// Remoto
module Remoto(clk,rst,entrada,comando,su,sd,suB,sdB,saida_1,saida1_1,saida2_1,soma_result_1,sinal_A,sinal_B);
Size in the first run: about 150 flip-flops, roughly 71 I/O pins, about 0.014 mm² of cells after synthesis.
==> flow/config.mk <==
export PLATFORM = sky130hd
export DESIGN_NAME = Remoto
export DESIGN_NICKNAME = Remoto
export VERILOG_FILES = /design/flow/design.v
export SDC_FILE = /design/flow/constraint.sdc
export NUM_CORES = 4
export LEC_CHECK = 0
export ABC_AREA = 0
export CAP_MARGIN = 15
export CORE_ASPECT_RATIO = 0.52
export CORE_MARGIN = 3
export CORE_UTILIZATION = 71
export CTS_CLUSTER_DIAMETER = 346
export CTS_CLUSTER_SIZE = 99
export GPL_ROUTABILITY_DRIVEN = 0
export PLACE_DENSITY_LB_ADDON = 0.04
export SETUP_SLACK_MARGIN = -0.92
export SLEW_MARGIN = 20
==> flow/constraint.sdc <==
create_clock -name core_clock -period 11.8 [get_ports {clk}]
set_input_delay 2.3600 -clock core_clock [delete_from_list [all_inputs] [get_ports {clk}]]
set_output_delay 2.3600 -clock core_clock [all_outputs]
set_load 0.01 [all_outputs]
run.sh (not shown) runs the stock make flow with config.mk's settings and CLKGATE_MAP_FILE=.
The first run completed with no timing, DRC or antenna violations.
Rerun with:
Settings changed: ABC_AREA 0 to 1, CORE_ASPECT_RATIO 0.52 to unset, CORE_MARGIN 3 to 2, CTS_CLUSTER_DIAMETER 346 to 198, CTS_CLUSTER_SIZE 99 to 76, MAX_ROUTING_LAYER set to met4, SETUP_SLACK_MARGIN -0.92 to 2.05.
Clock period 11.8 ns to 7.27 ns, I/O delays scaled along.
Effect: The new run aborted during 5_1_grt; die size went down slightly; synthesized cell count came out higher by about a fifth; area after synthesis went up slightly.
Rerun with:
Settings changed: ABC_AREA 1 to unset, CAP_MARGIN 15 to 20, CORE_UTILIZATION 71 to 40, CTS_CLUSTER_DIAMETER 198 to unset, CTS_CLUSTER_SIZE 76 to unset, GPL_ROUTABILITY_DRIVEN 0 to unset, MAX_ROUTING_LAYER met4 to unset, PLACE_DENSITY_LB_ADDON 0.04 to unset, SETUP_SLACK_MARGIN 2.05 to unset.
Clock period 7.27 ns to 14.0 ns, I/O delays scaled along.
After rerunning: This time the run finished with timing, DRC and antenna clean. Die size climbs by well over a third. Synthesized cell count drops by about a fifth. Area after synthesis drops slightly.

* * *

## trial 2
Remoto again, from the RTL that the note above started with.
clock: 14.0 ns
lec_check: 0
abc_area: 0
cap_margin: 20
cell_pad_in_sites_global_placement: 1
core_aspect_ratio: 0.5
core_margin: 2
core_utilization: 56
cts_cluster_diameter: 205
cts_cluster_size: 98
place_density: 0.46
setup_slack_margin: -0.41
slew_margin: 20
tns_end_percent: 15
--- input diff trial 2..build 78 ---
Settings: ABC_AREA removed (was 0); PLACE_DENSITY removed (was 0.46); CELL_PAD_IN_SITES_GLOBAL_PLACEMENT removed (was 1); SETUP_SLACK_MARGIN removed (was -0.41); CTS_CLUSTER_SIZE removed (was 98); CORE_ASPECT_RATIO removed (was 0.5); CTS_CLUSTER_DIAMETER removed (was 205); TNS_END_PERCENT removed (was 15); CORE_UTILIZATION changed from 56 to 71; the clock period (ns, I/O delays scaled along) changed from 14.0 to 11.0.
Notes after the runs:
- When the final numbers for trial 2 and build 78 were put side by side, the relative max-transition margin turned out to be smaller in build 78.
- Compared with trial 2, build 78 shows final wirelength lower by 7.2%.
- Going from trial 2 to build 78, routed length on met3 went down about 6%, relative contribution of sequential cells to total power went up 0.4 points.
- The number of setup buffers added after CTS was comparable across trial 2 and build 78.
- Comparing trial 2 against build 78, there is no change at all in cell depth of the worst hold path.
- The core of build 78 is more densely filled than that of trial 2.
- Across both runs, final area was lower for build 78 than for trial 2.

* * *

run A:
Remoto again, from the RTL that the note above started with.
Settings: LEC_CHECK=0, ABC_AREA=1, CAP_MARGIN=0, CORE_MARGIN=2, CORE_UTILIZATION=71, CTS_CLUSTER_DIAMETER=221, CTS_CLUSTER_SIZE=15, PLACE_DENSITY_LB_ADDON=0.11, SLEW_MARGIN=20, TNS_END_PERCENT=5; clock period 6.36 ns.
Run A: flow complete, layout not clean; failing: setup timing
> inputs changed (run A -> run B)
Settings: clearing PLACE_DENSITY_LB_ADDON, which used to be 0.11; clearing CTS_CLUSTER_DIAMETER, which used to be 221; swapping 15 for 39 in CTS_CLUSTER_SIZE; clearing TNS_END_PERCENT, which used to be 5; swapping 71 for 70 in CORE_UTILIZATION; swapping 0 for 20 in CAP_MARGIN; swapping 6.36 for 6.18 in the clock period (ns, I/O delays scaled along).
[summary]
- The flow for run B finished, though final verification flagged setup timing.
- Power consumption (run B over run A): increase, about 2.4%
- Run A has lower clock skew than run B.
- On critical path depth, the higher figure sits with run A, not run B.
[inputs] run C vs run B
Settings: SETUP_SLACK_MARGIN now 1.91, previously not set; CTS_CLUSTER_SIZE now 74, was 39; PLACE_DENSITY_LB_ADDON now 0.0, previously not set; the clock period (ns, I/O delays scaled along) now 7.17, was 6.18.
--- outcome ---
- Stage in which a tool error killed run C: global routing.
- Number of placed instances, taps included (lower): run C
- Between run B and run C, the difference in die size is negligible.
- Any difference in count of hold buffers inserted by post-cts repair between run C and run B is small enough to ignore.
- Note that the setup fix buffers added after clock tree synthesis recorded for run C amounts to 4.7 times the value seen in run B.
- Compared with run B, in run C cell area after placement now larger, port buffer count comparable, count of library flops with an enable pin was more or less identical.
- Taking run B as the reference, in run C sum of net half-perimeters after detailed placement rose by about 1.5%, final weighted congestion in routability-driven placement fell by about 3.4%.
What run D does differently from run C at the input level:
Settings: a deleted SETUP_SLACK_MARGIN that had been 1.91; an added PLACE_DENSITY of 0.39; a deleted PLACE_DENSITY_LB_ADDON that had been 0.0; a deleted CTS_CLUSTER_SIZE that had been 74; a deleted ABC_AREA that had been 1; a change of CORE_UTILIZATION from 70 to 72; a change of the clock period (ns, I/O delays scaled along) from 7.17 to 11.7.
--- outcome ---
Run D ran to completion and came out clean on the timing, design-rule and antenna checks. Run C never completed, since it errored out during global routing. Going from run C to run D, final HPWL from detailed placement shrank by more than 10%. Run C has higher synthesized cell count than run D. Mean instance size in the synthesized netlist delta for run D relative to run C: 19% higher. Run C -> run D: async set or reset register ratio after synthesis delta 0, exact match. Run D vs. run C: net count of the mapped netlist has decreased; number of cell instances after yosys synthesis has decreased; number of setup buffers added after CTS has decreased. [run D vs run C] overall die area: lower in run D. The number of placement rows in run D sits 1 below the value recorded for run C.

* * *

Remoto again, from the RTL that the note above started with.
// Remoto
module Remoto(clk,rst,entrada,comando,su,sd,suB,sdB,saida_1,saida1_1,saida2_1,soma_result_1,sinal_A,sinal_B);
clock: 12.7 ns
lec_check: 0
cap_margin: 5
cell_pad_in_sites_detail_placement: 2
core_aspect_ratio: 0.59
core_margin: 2
core_utilization: 31
gpl_routability_driven: 0
gpl_timing_driven: 0
hold_slack_margin: 0.26
min_routing_layer: met1
place_density_lb_addon: 0.05
setup_slack_margin: -0.8
slew_margin: 5
tns_end_percent: 20
The starting point finished with timing, DRC and antenna clean.
Change:
--- a/flow/config.mk
+++ b/flow/config.mk
@@ -13,6 +13,2 @@
-export GPL_ROUTABILITY_DRIVEN = 0
-export GPL_TIMING_DRIVEN = 0
-export HOLD_SLACK_MARGIN = 0.26
-export MIN_ROUTING_LAYER = met1
-export PLACE_DENSITY_LB_ADDON = 0.05
-export SETUP_SLACK_MARGIN = -0.8
+export MIN_ROUTING_LAYER = met2
+export PLACE_DENSITY = 0.48
Effect: The changed run finished clean; worst hold slack improved by 21 ps; synthesized cell count stays the same; global-route usage rose by 11 points.
Change:
==> flow/config.mk (replaced) <==
export PLATFORM = sky130hd
export DESIGN_NAME = Remoto
export DESIGN_NICKNAME = Remoto
export VERILOG_FILES = /design/flow/design.v
export SDC_FILE = /design/flow/constraint.sdc
export NUM_CORES = 4
export LEC_CHECK = 0
export CAP_MARGIN = 20
export CORE_MARGIN = 2
export CORE_UTILIZATION = 40
export SLEW_MARGIN = 20
==> flow/constraint.sdc (replaced) <==
create_clock -name core_clock -period 11.0 [get_ports {clk}]
set_input_delay 2.2000 -clock core_clock [delete_from_list [all_inputs] [get_ports {clk}]]
set_output_delay 2.2000 -clock core_clock [all_outputs]
set_load 0.01 [all_outputs]
Result: Core utilization went up by 9.5 points; setup slack got worse by 850 ps; area after synthesis stays the same; synthesized cell count stays the same; routed wire length went down by a quarter to a third; sequential share of layout area went up by 0.19 points; hold slack got worse by 17 ps; die size went down by about a fifth; final cell count went down by a few percent; final area went down slightly.
Change:
--- a/flow/config.mk
+++ b/flow/config.mk
@@ -7,0 +8 @@
+export ABC_AREA = 1
@@ -8,0 +10,2 @@
+export CELL_PAD_IN_SITES_DETAIL_PLACEMENT = 0
+export CORE_ASPECT_RATIO = 1.39
@@ -10,0 +14 @@
+export CTS_CLUSTER_SIZE = 28
==> flow/constraint.sdc (replaced) <==
create_clock -name core_clock -period 14.0 [get_ports {clk}]
set_input_delay 2.8000 -clock core_clock [delete_from_list [all_inputs] [get_ports {clk}]]
set_output_delay 2.8000 -clock core_clock [all_outputs]
set_load 0.01 [all_outputs]
Setup slack gains 4300 ps; via count rises by 5.6%; power falls by 15%; area after synthesis rises by 2.0%.
Change:
--- a/flow/config.mk
+++ b/flow/config.mk
@@ -10,2 +10 @@
-export CELL_PAD_IN_SITES_DETAIL_PLACEMENT = 0
-export CORE_ASPECT_RATIO = 1.39
+export CELL_PAD_IN_SITES_GLOBAL_PLACEMENT = 1
@@ -13,2 +12,5 @@
-export CORE_UTILIZATION = 40
-export CTS_CLUSTER_SIZE = 28
+export CORE_UTILIZATION = 56
+export CTS_CLUSTER_DIAMETER = 271
+export CTS_CLUSTER_SIZE = 99
+export PLACE_DENSITY = 0.35
+export SETUP_SLACK_MARGIN = 3.95
@@ -15,0 +18 @@
+export TNS_END_PERCENT = 15
What happened: Total power went down by 3.2%; design area is lower by 1.3%; fmax fell by 0.50%; routed wire length came out lower by 1.6%; sequential power barely changes; setup slack got worse by 46 ps.

* * *

Remoto again, from the RTL that the note above started with.
export LEC_CHECK = 0
export CAP_MARGIN = 5
export CELL_PAD_IN_SITES_DETAIL_PLACEMENT = 2
export CORE_ASPECT_RATIO = 0.59
export CORE_MARGIN = 2
export CORE_UTILIZATION = 31
export GPL_ROUTABILITY_DRIVEN = 0
export GPL_TIMING_DRIVEN = 0
export HOLD_SLACK_MARGIN = 0.26
export MIN_ROUTING_LAYER = met1
export PLACE_DENSITY_LB_ADDON = 0.05
export SETUP_SLACK_MARGIN = 3.57
export SLEW_MARGIN = 5
export TNS_END_PERCENT = 90
create_clock -name core_clock -period 12.7 [get_ports {clk}]
Rerun with:
ABC_AREA = 1   (was default)
CAP_MARGIN = 20   (was 5)
CELL_PAD_IN_SITES_DETAIL_PLACEMENT = default   (was 2)
CORE_ASPECT_RATIO = default   (was 0.59)
CORE_UTILIZATION = 70   (was 31)
GPL_ROUTABILITY_DRIVEN = default   (was 0)
GPL_TIMING_DRIVEN = default   (was 0)
HOLD_SLACK_MARGIN = default   (was 0.26)
MIN_ROUTING_LAYER = default   (was met1)
PLACE_DENSITY_LB_ADDON = default   (was 0.05)
SETUP_SLACK_MARGIN = default   (was 3.57)
SLEW_MARGIN = 20   (was 5)
TNS_END_PERCENT = default   (was 90)
clock period = 7.17 ns   (was 12.7 ns; I/O delays follow)
The new run produced a clean layout.
Wire length fell by about 32%.
Synthesized area rose by 2.0%.
Global-route usage rose by 9.9 points.
Via count rose by 1.0%.
Die area fell by 54%.
Non-clock buffer count fell by 79.
Synthesized cell count rose by 21%.
Sequential share of layout area rose by 0.51 points.

* * *

run 1:
Remoto again, from the RTL that the note above started with.
==> flow/config.mk <==
export PLATFORM = sky130hd
export DESIGN_NAME = Remoto
export DESIGN_NICKNAME = Remoto
export VERILOG_FILES = /design/flow/design.v
export SDC_FILE = /design/flow/constraint.sdc
export NUM_CORES = 4
export LEC_CHECK = 0
export ABC_AREA = 1
export CAP_MARGIN = 0
export CORE_MARGIN = 2
export CORE_UTILIZATION = 72
export CTS_CLUSTER_SIZE = 10
export PLACE_DENSITY = 0.4
export SLEW_MARGIN = 20
export TNS_END_PERCENT = 10
==> flow/constraint.sdc <==
create_clock -name core_clock -period 6.19 [get_ports {clk}]
set_input_delay 1.2380 -clock core_clock [delete_from_list [all_inputs] [get_ports {clk}]]
set_output_delay 1.2380 -clock core_clock [all_outputs]
set_load 0.01 [all_outputs]
Although run 1 finished all stages, its layout failed final checks on negative setup slack.
The inputs of run 2 differ from those of run 1 as listed below.
Settings: CAP_MARGIN changed from 0 to 20; PLACE_DENSITY changed from 0.4 to 0.39; CTS_CLUSTER_SIZE changed from 10 to 99; TNS_END_PERCENT removed (was 10); the clock period (ns, I/O delays scaled along) changed from 6.19 to 9.21.
Notes after the runs:
- Having completed the whole flow, run 2 delivered a layout that passed the timing, design-rule and antenna checks.
- The run with more setup slack is run 2; run 1 has less.
- [run 2] leakage power summed over all cells fell 6.4% relative to run 1
- The buffering stage count on the worst path with inverters included reported for run 2 is smaller than that of run 1 by 2.
- Number of nets in the layout went down by a few percent going from run 1 to run 2.
- Run 2 vs run 1: part of the total power dissipated in the clock network up
- Per the comparison of run 2 with run 1, number of clock buffers in the layout saw an increase; global-route track usage on met1 shows no meaningful change; routed via count went down by about 10%; number of gates resized after cts shrank by 91.
The following lists how run 3 was set up differently from run 2:
Settings: CTS_CLUSTER_SIZE removed (was 99); TNS_END_PERCENT newly set to 10; PLACE_DENSITY changed from 0.39 to 0.4; the clock period (ns, I/O delays scaled along) changed from 9.21 to 6.19.
Notes after the runs:
The layout from run 3, despite a flow that completed every stage, fails the layout checks, with the failing checks listed as negative setup slack. Lower portion of total power attributed to the clock network was reported by run 3, not run 2. Run 3 ended up with a lower sequential share of layout area than run 2 did. [compare] base=run 2 new=run 3: final cell count rose 87; total power consumption of the routed design rose 0.61 mW; worst hold slack rose 0.0079 ns. The lower worst hold path stage count came out of run 3. Diff run 3..run 2 | number of antenna violations at the first check in global routing | unchanged. Of run 3 and run 2, the run reporting the higher highest net fanout along the worst path was run 2. The lower number of DRC markers after the initial detailed-route iteration came out of run 2.

* * *

Setup of exp/delta:
Remoto again, from the RTL that the note above started with.
==> flow/design.v (excerpt) <==
module Remoto(clk,rst,entrada,comando,su,sd,suB,sdB,saida_1,saida1_1,saida2_1,soma_result_1,sinal_A,sinal_B);
parameter inicia            = 2'b00;   
parameter inicia_1          = 2'b01;    
parameter leitura           = 2'b10; 
parameter zera_B    = 3'b010;
parameter zera_tudo = 3'b011;
parameter soma      = 3'b100;
parameter sub       = 3'b101;
parameter muda_sinal= 3'b110;
parameter  DESLIGADO = 0;
parameter  ESPERA = 1;
parameter limite_um      =  4095; 
parameter lid_zero      =  3594;  
parameter  RECEBE_A_DEZ = 2;
parameter  RECEBE_A_UNI = 3;
parameter  MUDA_SINAL_A = 4;
parameter  RECEBE_A_DEZ_B = 5;
parameter  RECEBE_A_UNI_B = 6;
parameter  MUDA_SINAL_B = 7;
parameter  ZERA_TUDO = 8;	
parameter lid_um  			=  3281;  
parameter tempo_zero      =  648;
parameter tempo_bit  =  312;
input         clk;      
input         rst;
input         entrada;    
output reg [7:0] comando;
output reg[6:0] su;
output reg[6:0] sd;
output reg[6:0] suB;
output reg[6:0] sdB; 
wire [8:0] soma_result;
output reg [8:0] soma_result_1;
reg [4:0] estado_m;
reg [7:0] vetorA;
reg [7:0] vetorA_aux;
reg [7:0] vetorA_2;
reg [7:0] vetorA_1;
reg [7:0] vetorB;
reg [7:0] vetorB_aux;
reg [7:0] vetorB_1;
reg [7:0] vetorB_2;
reg on;
output reg sinal_A;
output reg sinal_B;
reg    [11:0] contado_inicial;            
reg           contado_inicial_flag;      
reg [26:0]delay;
reg [2:0]op;
wire [6:0] saida;
wire [6:0] saida1;
wire [6:0] saida2;
output [6:0] saida_1;
output [6:0] saida1_1;
output [6:0] saida2_1;
reg    [11:0] contador_inicial;           
reg           contador_inicial_flag;    
reg    [11:0] contagem;           
reg           contagem_flag;     
reg     [5:0] bitcount;              
reg     [1:0] estado;             
reg    [31:0] dados_control;        
reg nova_mensagem;
reg    [8:0] sr;
reg   [26:0] dl;        
assign saida_1 = saida;
assign saida1_1 = saida1;
assign saida2_1 = saida2;
ula G1(.clock(clk),.rst(rst),.a(vetorA),.b(vetorB),.r(soma_result),.op(op), .enable(on), .sinA(sinal_A),.sinB(sinal_B));
  ...
make LEC_CHECK=0 ABC_AREA=1 CAP_MARGIN=20 CORE_MARGIN=2 CORE_UTILIZATION=70 CTS_CLUSTER_DIAMETER=221 CTS_CLUSTER_SIZE=15 PLACE_DENSITY_LB_ADDON=0.11 SETUP_SLACK_MARGIN=1.85 SLEW_MARGIN=20 TNS_END_PERCENT=100 finish   # period 6.52 ns
exp/delta: it failed during global routing, and the tool reported GRT-0116.
The following lists how exp/umber was set up differently from exp/delta:
Settings: CTS_CLUSTER_DIAMETER no longer set, was 221; PLACE_DENSITY_LB_ADDON no longer set, was 0.11; ABC_AREA no longer set, was 1; SETUP_SLACK_MARGIN no longer set, was 1.85; TNS_END_PERCENT no longer set, was 100; CORE_UTILIZATION now 64, was 70; CTS_CLUSTER_SIZE no longer set, was 15; the clock period (ns, I/O delays scaled along) now 6.02, was 6.52.
==> comparison <==
- The final report for exp/umber shows a completed flow and a layout that fails verification, specifically setup timing.
- Max cell count after synthesis across exp/umber and exp/delta: exp/delta
- Area fraction in and, or, nand and nor cells is lower on exp/umber
- Diff exp/delta -> exp/umber | adder-cell area share of the yosys netlist | increase of 1.0 points
- Against exp/delta, exp/umber reports a die area that is higher.
- Between exp/delta and exp/umber, the flow reports total of cells resized after clock tree synthesis decreasing by more than a quarter.
- exp/umber ends up with a mean area per synthesized cell that is 19% higher than in exp/delta.
- Post-detailed-placement cell area is lower on exp/delta
- In the reports for exp/umber and exp/delta, the larger area fraction in mux cells belongs to exp/umber.
Power and IR drop assume default switching activity.
